== oak ==
==> flow/design.v <==
module    Prgm_Counter(clk, reset, PCsrc, address, PCreg);
input                 PCsrc, clk, reset;
input         [8 : 0] address;
output    reg [7 : 0] PCreg;
wire          [7 : 0] temp;
assign    temp = PCreg + 1;
always@(posedge clk, negedge reset)
begin
    if (reset == 0) begin
        PCreg = 0;
	end
    else begin
        if (PCsrc == 1)
            PCreg = temp + address;
        else
            PCreg = temp;
    end
end
endmodule
module ALU (ALUselect, ALUin1, ALUin2, ALUout);
    input		[3  : 0]	ALUselect;
    input		[15 : 0]	ALUin1, ALUin2;
    output	reg	[15 : 0]	ALUout;
    always@(*) 
    begin 
		if  (ALUselect == 0 || ALUselect == 5 || ALUselect == 7 || ALUselect == 8)
			ALUout = ALUin1 + ALUin2;
		else if (ALUselect == 1) 
			ALUout = ALUin1 << ALUin2;
		else if  (ALUselect == 2) 
			ALUout = ALUin1 >> ALUin2;
		else if (ALUselect == 3)
			ALUout = ALUin1 | ALUin2;
		else  if (ALUselect == 4)
			ALUout = ALUin1 & ALUin2;
		else if (ALUselect == 6)
			ALUout = ALUin2;
		else
			ALUout = 0;
    end
endmodule
module Control_Unit(clk, reset, inst_in, opCode, dst, src1, src2, shamt, iconst, jconst, regWrite, memWrite, PCsrc, memtoReg, ALUsrc);
input					clk, reset;
input		[15 : 0]	inst_in;
output		[3  : 0]	opCode;
output		[5  : 0]	iconst; 
output		[8  : 0]	jconst;
output		[2  : 0]	dst, src1, src2, shamt;
output	reg				regWrite, memWrite, PCsrc, memtoReg;  
output	reg	[1  : 0]	ALUsrc;  
assign	opCode	=	inst_in	[3  :  0];
assign	dst		=	inst_in	[6  :  4];
assign	src1	=	inst_in	[9  :  7];
assign	src2	=	inst_in	[12 : 10];
assign	shamt	=	inst_in	[15 : 13];
assign	iconst	=	inst_in	[15 : 10];
assign	jconst	=	inst_in	[12 :  4];
always@(*) begin
    if (reset == 0) begin
        regWrite	= 0;
        memWrite	= 0;
        PCsrc		= 0;
        memtoReg	= 0;
		ALUsrc		= 0;
    end  
    else begin  
        if (opCode < 4'b 1000)
            regWrite = 1'b 1;
        else
            regWrite = 1'b 0;
        if (opCode == 4'b 1000)
            memWrite = 1'b 1;
        else
            memWrite = 1'b 0;
        if (opCode == 4'b 1001)
            PCsrc = 1'b 1;
        else
            PCsrc = 1'b 0;
        if (opCode == 4'b 0111)
            memtoReg = 1'b 1;
        else
            memtoReg = 1'b 0;   
		if (opCode == 4'b 0101 || opCode == 4'b 0110 || opCode == 4'b 0111 || opCode == 4'b 1000)
			ALUsrc = 2'b 01;
		else if (opCode == 4'b 0001 || opCode == 4'b 0010)
			ALUsrc = 2'b 10;
		else
			ALUsrc = 2'b 00;
    end  
end
endmodule
module DataPath (clk, reset, ALUselect, dst, src1, src2, shamt, iconst, regWrite, memtoReg, memWrite, ALUsrc, reg0, reg1, reg2, reg3, reg4, reg5, reg6, reg7, dataMemValue0, dataMemValue1, dataMemValue2, dataMemValue3, dataMemValue4, dataMemValue5, dataMemValue6, dataMemValue7, ALUout, ALUin1, ALUin2, regDataIn);
output		[15 : 0]	reg0, reg1, reg2, reg3, reg4, reg5, reg6, reg7, dataMemValue0, dataMemValue1, dataMemValue2, dataMemValue3, dataMemValue4, dataMemValue5, dataMemValue6, dataMemValue7, ALUout, ALUin1;
output reg	[15 : 0]	ALUin2;
output reg	[15 : 0]	regDataIn;
input					clk, reset, regWrite, memtoReg, memWrite;
input		[1  : 0]	ALUsrc;
input		[2  : 0]	dst, src1, src2, shamt;
input  		[3  : 0]	ALUselect;
input		[5  : 0]	iconst;
reg			[127 : 0]	regFile;
reg			[511 : 0]	dataMem;
localparam	[511 : 0]	DMEM_RESET = {
	{19{16'd0}},
	16'b 0100, 16'b 0011, 16'b 0010, 16'b 0001, 16'b 0101,	 
	16'b 0101, 16'b 1100, 16'b 1000, 16'b 0011,				 
	16'b 0110, 16'b 0001, 16'b 0010, 16'b 0100				 
};
wire		[15 : 0]	nextData;
wire		[15 : 0]	memReadData;
wire		[15 : 0]	dstData;
wire					memInRange;
assign ALUin1	=	regFile[16*src1 +: 16];
assign dstData	=	regFile[16*dst +: 16];
ALU		DP1	(ALUselect, ALUin1, ALUin2, ALUout);
assign	  reg0 = regFile[  0 +: 16];
assign	  reg1 = regFile[ 16 +: 16];
assign    reg2 = regFile[ 32 +: 16];
assign    reg3 = regFile[ 48 +: 16];
assign    reg4 = regFile[ 64 +: 16];
assign    reg5 = regFile[ 80 +: 16];
assign    reg6 = regFile[ 96 +: 16];
assign    reg7 = regFile[112 +: 16];
assign	  dataMemValue0  = dataMem[  0 +: 16];
assign	  dataMemValue1  = dataMem[ 16 +: 16];
assign    dataMemValue2  = dataMem[ 32 +: 16];
assign    dataMemValue3  = dataMem[ 48 +: 16];
assign    dataMemValue4  = dataMem[ 64 +: 16];
assign    dataMemValue5  = dataMem[ 80 +: 16];
assign    dataMemValue6  = dataMem[ 96 +: 16];
assign    dataMemValue7  = dataMem[112 +: 16];
assign memInRange	=	(ALUout[15 : 5] == 11'd0);
assign memReadData	=	memInRange ? dataMem[16*ALUout[4 : 0] +: 16] : 16'd0;
assign nextData		=	(memtoReg == 1) ? memReadData : ALUout;
always@(posedge clk, negedge reset)
begin
	if (reset == 0) begin
		regFile	<=	128'd0;
		dataMem	<=	DMEM_RESET;
	end  
	else begin
		if (regWrite == 1)
			regFile[16*dst +: 16]			<=	nextData;
		if (memWrite == 1 && memInRange)
			dataMem[16*ALUout[4 : 0] +: 16]	<=	dstData;
	end  
end  
always@(posedge clk)
begin
	if (reset == 1)
		regDataIn	<=	nextData;
end
always@(*)
begin
	if (ALUsrc == 0)
		ALUin2	=	regFile[16*src2 +: 16];
	else if (ALUsrc == 1)
		ALUin2 = {10'd0, iconst};
	else if (ALUsrc == 2)
		ALUin2 = {13'd0, shamt};
	else
		ALUin2 = 16'd0;
end
endmodule
module	CPU(clk, reset, instr, pc, reg0, reg1, reg2, reg3, reg4, reg5, reg6, reg7, dataMemValue0, dataMemValue1, dataMemValue2, dataMemValue3, dataMemValue4, dataMemValue5, dataMemValue6, dataMemValue7, ALUout, ALUin1, ALUin2, regDataIn);
output	[15 : 0]	reg0, reg1, reg2, reg3, reg4, reg5, reg6, reg7, dataMemValue0, dataMemValue1, dataMemValue2, dataMemValue3, dataMemValue4, dataMemValue5, dataMemValue6, dataMemValue7, ALUout, ALUin1, ALUin2, regDataIn;
input				clk, reset;
input	[15 : 0]	instr;
output	[7  : 0]	pc;
wire	[7  : 0]	prgm_cntr;
wire 				PCsrc, regWrite, memWrite, memtoReg;
wire	[1  : 0]	ALUsrc;
wire 	[3  : 0]	opCode;
wire	[2	: 0]	dst, src1, src2, shamt;
wire	[5  : 0]	iconst;
wire	[8  : 0]	jconst;
assign pc		=	prgm_cntr;
Prgm_Counter	C1	(clk, reset, PCsrc, jconst, prgm_cntr);
Control_Unit	C2	(clk, reset, instr, opCode, dst, src1, src2, shamt, iconst, jconst, regWrite, memWrite, PCsrc, memtoReg, ALUsrc);
DataPath		C3	(clk, reset, opCode, dst, src1, src2, shamt, iconst, regWrite, memtoReg, memWrite, ALUsrc, reg0, reg1, reg2, reg3, reg4, reg5, reg6, reg7, dataMemValue0, dataMemValue1, dataMemValue2, dataMemValue3, dataMemValue4, dataMemValue5, dataMemValue6, dataMemValue7, ALUout, ALUin1, ALUin2, regDataIn);
endmodule
==> flow/config.mk <==
export PLATFORM = sky130hd
export DESIGN_NAME = CPU
export DESIGN_NICKNAME = CPU
export VERILOG_FILES = /design/flow/design.v
export SDC_FILE = /design/flow/constraint.sdc
export NUM_CORES = 4
export LEC_CHECK = 0
export ABC_AREA = 1
export CAP_MARGIN = 35
export CORE_ASPECT_RATIO = 1.8
export CORE_MARGIN = 2
export CORE_UTILIZATION = 44
export HOLD_SLACK_MARGIN = 0.17
export MAX_ROUTING_LAYER = met4
export SETUP_SLACK_MARGIN = 0.2
export SLEW_MARGIN = 20
export TNS_END_PERCENT = 60
==> flow/constraint.sdc <==
create_clock -name core_clock -period 7.0 [get_ports {clk}]
set_input_delay 1.4000 -clock core_clock [delete_from_list [all_inputs] [get_ports {clk}]]
set_output_delay 1.4000 -clock core_clock [all_outputs]
set_load 0.01 [all_outputs]
run.sh (not shown) runs the stock make flow with config.mk's settings and CLKGATE_MAP_FILE=.
Both conditions hold for oak: the flow ran to the end and the final layout passed the timing, DRC and antenna checks.
#### Input delta (pine over oak)
==> flow/config.mk <==
export PLATFORM = sky130hd
export DESIGN_NAME = CPU
export DESIGN_NICKNAME = CPU
export VERILOG_FILES = /design/flow/design.v
export SDC_FILE = /design/flow/constraint.sdc
export NUM_CORES = 4
export LEC_CHECK = 0
export CAP_MARGIN = 20
export CORE_MARGIN = 2
export CORE_UTILIZATION = 58
export CTS_CLUSTER_SIZE = 42
export SETUP_SLACK_MARGIN = 0.97
export SLEW_MARGIN = 20
export TNS_END_PERCENT = 5
==> flow/constraint.sdc <==
create_clock -name core_clock -period 3.78 [get_ports {clk}]
set_input_delay 0.7560 -clock core_clock [delete_from_list [all_inputs] [get_ports {clk}]]
set_output_delay 0.7560 -clock core_clock [all_outputs]
set_load 0.01 [all_outputs]
==> results <==
For pine, the flow was terminated by a tool error in global routing and produced no final design. Adder and majority cell fraction of the synthesized area across oak and pine: no real change. Number of I/O port buffers came out exactly the same in oak and pine. Going from oak to pine, xor/xnor share of the synthesized area now larger; number of nets at floorplan now smaller; number of resized instances in the post-cts repair step now larger. Vertical extent of the die (lower): pine. pine gives more final weighted congestion in routability-driven placement than oak did. pine vs oak: post-synthesis chip area from yosys down in pine. pine: pre-placement core utilization is 14 points higher than what oak reported. In the flow results for oak and pine, the synthesized cell count is smaller on pine.
